run 1:
Design div_unit, start of the top module:
module div_unit
(
    input  logic        clk,
    input  logic        rst,
    input  logic        issue,           
    input  logic [2:0]  funct3,          
    input  logic [6:0]  opcode,
    input  logic [4:0]  rd,
    input  logic [5:0]  pd,
    input  logic [2:0]  rob_idx,
    input  logic [31:0] pc,
    input  logic [31:0] ps1_value,
    input  logic [31:0] ps2_value,
    output logic        ready,           
    input  logic        cdb_dequeue,     
    output logic        res_valid,
    output logic [4:0]  res_rd,
    output logic [5:0]  res_pd,
    output logic [2:0]  res_rob_idx,
    output logic [31:0] res_value,
    output logic [31:0] res_rs1_value,
    output logic [31:0] res_rs2_value,
    output logic [31:0] res_pc,
    output logic [31:0] res_pc_next,
    output logic [6:0]  res_opcode
);
Size in the first run: about 2,500 cells after synthesis, roughly 260 flip-flops, roughly 310 I/O pins.
Settings: LEC_CHECK=0, ABC_AREA=1, CAP_MARGIN=20, CORE_ASPECT_RATIO=0.5, CORE_MARGIN=2, CORE_UTILIZATION=72, CTS_CLUSTER_DIAMETER=364, CTS_CLUSTER_SIZE=95, PLACE_DENSITY=0.36, SETUP_SLACK_MARGIN=0.37, SLEW_MARGIN=20, TNS_END_PERCENT=10; clock period 2.56 ns.
run.sh (not shown) runs the stock make flow with config.mk's settings and CLKGATE_MAP_FILE=.
Run 1 did not make it past clock tree synthesis, where a tool error ended it.
--- input diff run 1..run 2 ---
# run 1
export LEC_CHECK = 0
export ABC_AREA = 1
export CAP_MARGIN = 20
export CORE_ASPECT_RATIO = 0.5
export CORE_MARGIN = 2
export CORE_UTILIZATION = 72
export CTS_CLUSTER_DIAMETER = 364
export CTS_CLUSTER_SIZE = 95
export PLACE_DENSITY = 0.36
export SETUP_SLACK_MARGIN = 0.37
export SLEW_MARGIN = 20
export TNS_END_PERCENT = 10
create_clock -name core_clock -period 2.56 [get_ports {clk}]
# run 2
export LEC_CHECK = 0
export CAP_MARGIN = 20
export CORE_MARGIN = 2
export CORE_UTILIZATION = 40
export PLACE_DENSITY = 0.6
export SLEW_MARGIN = 20
create_clock -name core_clock -period 5.38 [get_ports {clk}]
Notes after the runs:
Synthesized cell count, run 1 and run 2: lower on run 2
Run 1: it failed with a tool error in clock tree synthesis, so there are no final results.
Run 2 finished all stages; the layout is clean.
Weighted congestion reported at the end of routability-driven placement: run 2 vs run 1 down 16%
From run 1 to run 2 the numbers moved as follows: die area moved up, fraction of the mapped netlist area in compound gates increased by 5.0 points relative to the old numbers.
Number of rows in the core area (higher): run 2
Share of synthesized cell area in full adder, half adder and majority cells (higher): run 2
The mean cell area of the mapped netlist in run 2 is 1.3 times that in run 1.
The standard cell area after detailed placement number comes out lower for run 2 vs run 1.
Area figure in the yosys stat output: run 2 vs run 1 down 2000 sq um
The inputs of run 3 differ from those of run 2 as listed below.
# run 2
export LEC_CHECK = 0
export CAP_MARGIN = 20
export CORE_MARGIN = 2
export CORE_UTILIZATION = 40
export PLACE_DENSITY = 0.6
export SLEW_MARGIN = 20
create_clock -name core_clock -period 5.38 [get_ports {clk}]
# run 3
export LEC_CHECK = 0
export CAP_MARGIN = 20
export CORE_MARGIN = 2
export CORE_UTILIZATION = 40
export PLACE_DENSITY = 0.6
export SLEW_MARGIN = 20
create_clock -name core_clock -period 5.5 [get_ports {clk}]
==> results <==
Compared with run 2, run 3 shows a lower average detailed-routed wire length per instance.
Run 3 completed every stage of the flow, and the final layout passed the timing, design-rule and antenna checks.
Compared with run 2, in run 3 number of violations reported at the end of detailed-routing iteration 0 up 24%; worst-case setup slack after placement up 160 ps; number of nets in the finished design flat; global-route usage flat; combinational group share of total power up 0.6 points.
Diff run 2 -> run 3 | via count | down slightly
Flop share of the area ended up 0.27 points higher on run 3 than on run 2.
What run 3 reported for clock group total power has to be multiplied by 1.11 to get the figure for run 2.
Changes observed in run 3 relative to run 2: worst hold margin dropped 8.7 ps, mean number of vias per cell fell 0.035.

job 294:
div_unit again, from the RTL that the note above started with.
// div_unit
module div_unit
(
    input  logic        clk,
    input  logic        rst,
    input  logic        issue,           
    input  logic [2:0]  funct3,          
    input  logic [6:0]  opcode,
    input  logic [4:0]  rd,
    input  logic [5:0]  pd,
    input  logic [2:0]  rob_idx,
    input  logic [31:0] pc,
    input  logic [31:0] ps1_value,
    input  logic [31:0] ps2_value,
    output logic        ready,           
    input  logic        cdb_dequeue,     
    output logic        res_valid,
    output logic [4:0]  res_rd,
    output logic [5:0]  res_pd,
    output logic [2:0]  res_rob_idx,
    output logic [31:0] res_value,
    output logic [31:0] res_rs1_value,
    output logic [31:0] res_rs2_value,
    output logic [31:0] res_pc,
    output logic [31:0] res_pc_next,
    output logic [6:0]  res_opcode
);
make LEC_CHECK=0 CAP_MARGIN=40 CORE_MARGIN=2 CORE_UTILIZATION=68 CTS_CLUSTER_SIZE=98 GPL_TIMING_DRIVEN=1 PLACE_DENSITY=0.62 SETUP_SLACK_MARGIN=-0.02 SLEW_MARGIN=20 TNS_END_PERCENT=5 finish   # period 4.88 ns
Job 294 finished every stage; the final checks, however, were not passed, the failures being setup timing.
The inputs of job 9653 differ from those of job 294 as listed below.
==> flow/config.mk <==
export PLATFORM = sky130hd
export DESIGN_NAME = div_unit
export DESIGN_NICKNAME = div_unit
export VERILOG_FILES = /design/flow/design.v
export SDC_FILE = /design/flow/constraint.sdc
export NUM_CORES = 4
export LEC_CHECK = 0
export ABC_AREA = 1
export CAP_MARGIN = 40
export CORE_MARGIN = 2
export CORE_UTILIZATION = 63
export CTS_CLUSTER_SIZE = 90
export GPL_TIMING_DRIVEN = 1
export PLACE_DENSITY = 0.8
export SETUP_SLACK_MARGIN = -0.02
export SLEW_MARGIN = 20
export TNS_END_PERCENT = 55
Results
Compare job 9653 and job 294 | unique cell type count in the Yosys netlist higher: job 294
Taking job 294 as 1.0, job 9653 lands at 1.12 on combined area of all synthesized cells.
Compared with job 294, job 9653 shows a lower floorplan-stage core utilization.
Compared job 9653 against job 294; total power within noise.
Job 9653 went all the way through synthesis, placement and routing and the layout is clean on timing, DRC and antenna.
Looking at cell group occupying the most layout area, the flip-flops and latches result is from job 294; the multi-input combinational cells one comes from job 9653.
Higher design area was reported by job 9653, not job 294.
For detail-routed via count per cell, dividing the value from job 294 by the value from job 9653 gives 1.12.
What job 598 does differently from job 9653 at the input level:
==> flow/config.mk <==
export PLATFORM = sky130hd
export DESIGN_NAME = div_unit
export DESIGN_NICKNAME = div_unit
export VERILOG_FILES = /design/flow/design.v
export SDC_FILE = /design/flow/constraint.sdc
export NUM_CORES = 4
export LEC_CHECK = 0
export CAP_MARGIN = 20
export CORE_MARGIN = 2
export CORE_UTILIZATION = 64
export SLEW_MARGIN = 20
==> flow/constraint.sdc <==
create_clock -name core_clock -period 3.72 [get_ports {clk}]
set_input_delay 0.7440 -clock core_clock [delete_from_list [all_inputs] [get_ports {clk}]]
set_output_delay 0.7440 -clock core_clock [all_outputs]
set_load 0.01 [all_outputs]
## What came out
Job 598 -> stages 100% | layout checks FAIL | setup timing
Diff job 9653 -> job 598 | number of diodes added for antenna fixing | increase of 1
| met2 routed wirelength | lower: job 598 |
For the number of signal-net inverters in the final layout, job 598 came in 85% lower than job 9653 did.
In the tables for job 9653 and job 598, worst setup slack after placement reads higher with job 9653.
Global routing met1 resource utilization, job 9653 and job 598, higher one = job 9653.
Last weighted congestion value of the routability-driven placer ends up lower on job 9653.
Combinational power went up by more than a quarter going from job 9653 to job 598.
Compared with job 9653, job 598 shows a lower number of iterations in the first detailed-routing pass.
Delta (job 598 minus job 9653): reported max-cap violation count comparable, number of setup violations in the final report went up by 27, met3 wire length lost 470 µm.
Input-level comparison between job 7764 and job 598:
diff --git a/flow/config.mk b/flow/config.mk
--- a/flow/config.mk
+++ b/flow/config.mk
@@ -8,4 +8,5 @@
 export CAP_MARGIN = 20
 export CORE_MARGIN = 2
-export CORE_UTILIZATION = 64
+export CORE_UTILIZATION = 21
+export PLACE_DENSITY = 0.6
 export SLEW_MARGIN = 20
==> flow/constraint.sdc <==
create_clock -name core_clock -period 5.38 [get_ports {clk}]
set_input_delay 1.0760 -clock core_clock [delete_from_list [all_inputs] [get_ports {clk}]]
set_output_delay 1.0760 -clock core_clock [all_outputs]
set_load 0.01 [all_outputs]
==> results <==
Job 7764: flow completed, timing, DRC and antenna clean. Comparing job 7764 and job 598, the higher non-clock buffer count was measured on job 598. Ratio of final minimum period to clock period delta for job 7764 relative to job 598: 26 points lower. Delta (job 7764 minus job 598): net switching fraction of the power decreased by 0.66 points relative to the old numbers; placement-stage cell area increased by 89 µm² relative to the old numbers; total power decreased by 3.2 mW relative to the old numbers. Delta (job 7764 minus job 598): placed wire-length estimate after detailed placement has increased; leakage power summed over all cells has decreased. Comparing power density of the placed cells for job 7764 and job 598, the bigger number came from job 598. Job 598 vs job 7764, highest routed metal layer: met4 vs met5.

div_unit again, from the RTL that the note above started with.
Settings: LEC_CHECK=0, CAP_MARGIN=20, CORE_MARGIN=2, CORE_UTILIZATION=70, CTS_CLUSTER_DIAMETER=198, CTS_CLUSTER_SIZE=34, HOLD_SLACK_MARGIN=-0.09, MAX_ROUTING_LAYER=met4, PLACE_DENSITY=0.6, SETUP_SLACK_MARGIN=0.91, SLEW_MARGIN=20; clock period 3.46 ns.
The starting point stopped in global routing (5_1_grt).
Rerun with:
- ABC_AREA: default -> 1
- CTS_CLUSTER_DIAMETER: 198 -> default
- CTS_CLUSTER_SIZE: 34 -> 37
- HOLD_SLACK_MARGIN: -0.09 -> 0.29
- MAX_ROUTING_LAYER: met4 -> default
- PLACE_DENSITY: 0.6 -> default
- SETUP_SLACK_MARGIN: 0.91 -> 0.92
- clock period: 3.46 -> 3.1 ns (I/O delays scaled with it)
The changed run stopped in global routing (5_1_grt).
Die area came out higher by about 12%.
Synthesized area rose by 12%.
Synthesized cell count came out higher by 48%.
Rerun with:
- ABC_AREA: 1 -> default
- CAP_MARGIN: 20 -> 40
- GPL_TIMING_DRIVEN: default -> 1
- HOLD_SLACK_MARGIN: 0.29 -> default
- PLACE_DENSITY: default -> 0.8
- SETUP_SLACK_MARGIN: 0.92 -> 0.31
- TNS_END_PERCENT: default -> 55
- clock period: 3.1 -> 4.88 ns (I/O delays scaled with it)
After rerunning: The new run completed and failed the layout checks on negative setup slack; die size decreases by roughly a tenth; synthesized cell count shrinks by a quarter to a third; synthesized area went down by roughly a tenth.
Rerun with:
- HOLD_SLACK_MARGIN: default -> -0.09
- SETUP_SLACK_MARGIN: 0.31 -> -0.35
- clock period: 4.88 -> 4.18 ns (I/O delays scaled with it)
Effect: The new run finished but fails on negative setup slack; combinational power is higher by a quarter to a third; synthesized area stays the same; worst setup slack got worse by 0.39 ns; via count increases by a few percent; flip-flop count is unchanged; power came out higher by about a fifth; wire length rises by a little under a tenth; die size stays the same; cell count rises slightly; core utilization came out higher by 1.4 points; clock-buffer cell count drops by 9.
Rerun with:
- CAP_MARGIN: 40 -> 10
- CORE_UTILIZATION: 70 -> 72
- CTS_CLUSTER_SIZE: 37 -> default
- GPL_TIMING_DRIVEN: 1 -> default
- HOLD_SLACK_MARGIN: -0.09 -> default
- PLACE_DENSITY: 0.8 -> default
- SETUP_SLACK_MARGIN: -0.35 -> -0.36
- TNS_END_PERCENT: 55 -> default
- clock period: 4.18 -> 3.59 ns (I/O delays scaled with it)
Result: With this change the flow did not get past global routing (5_1_grt) with ODB-0269; die area falls by a few percent; area after synthesis stays the same; synthesized cell count stays the same.
Power figures rest on the tool's default switching activity, not on a simulated workload.
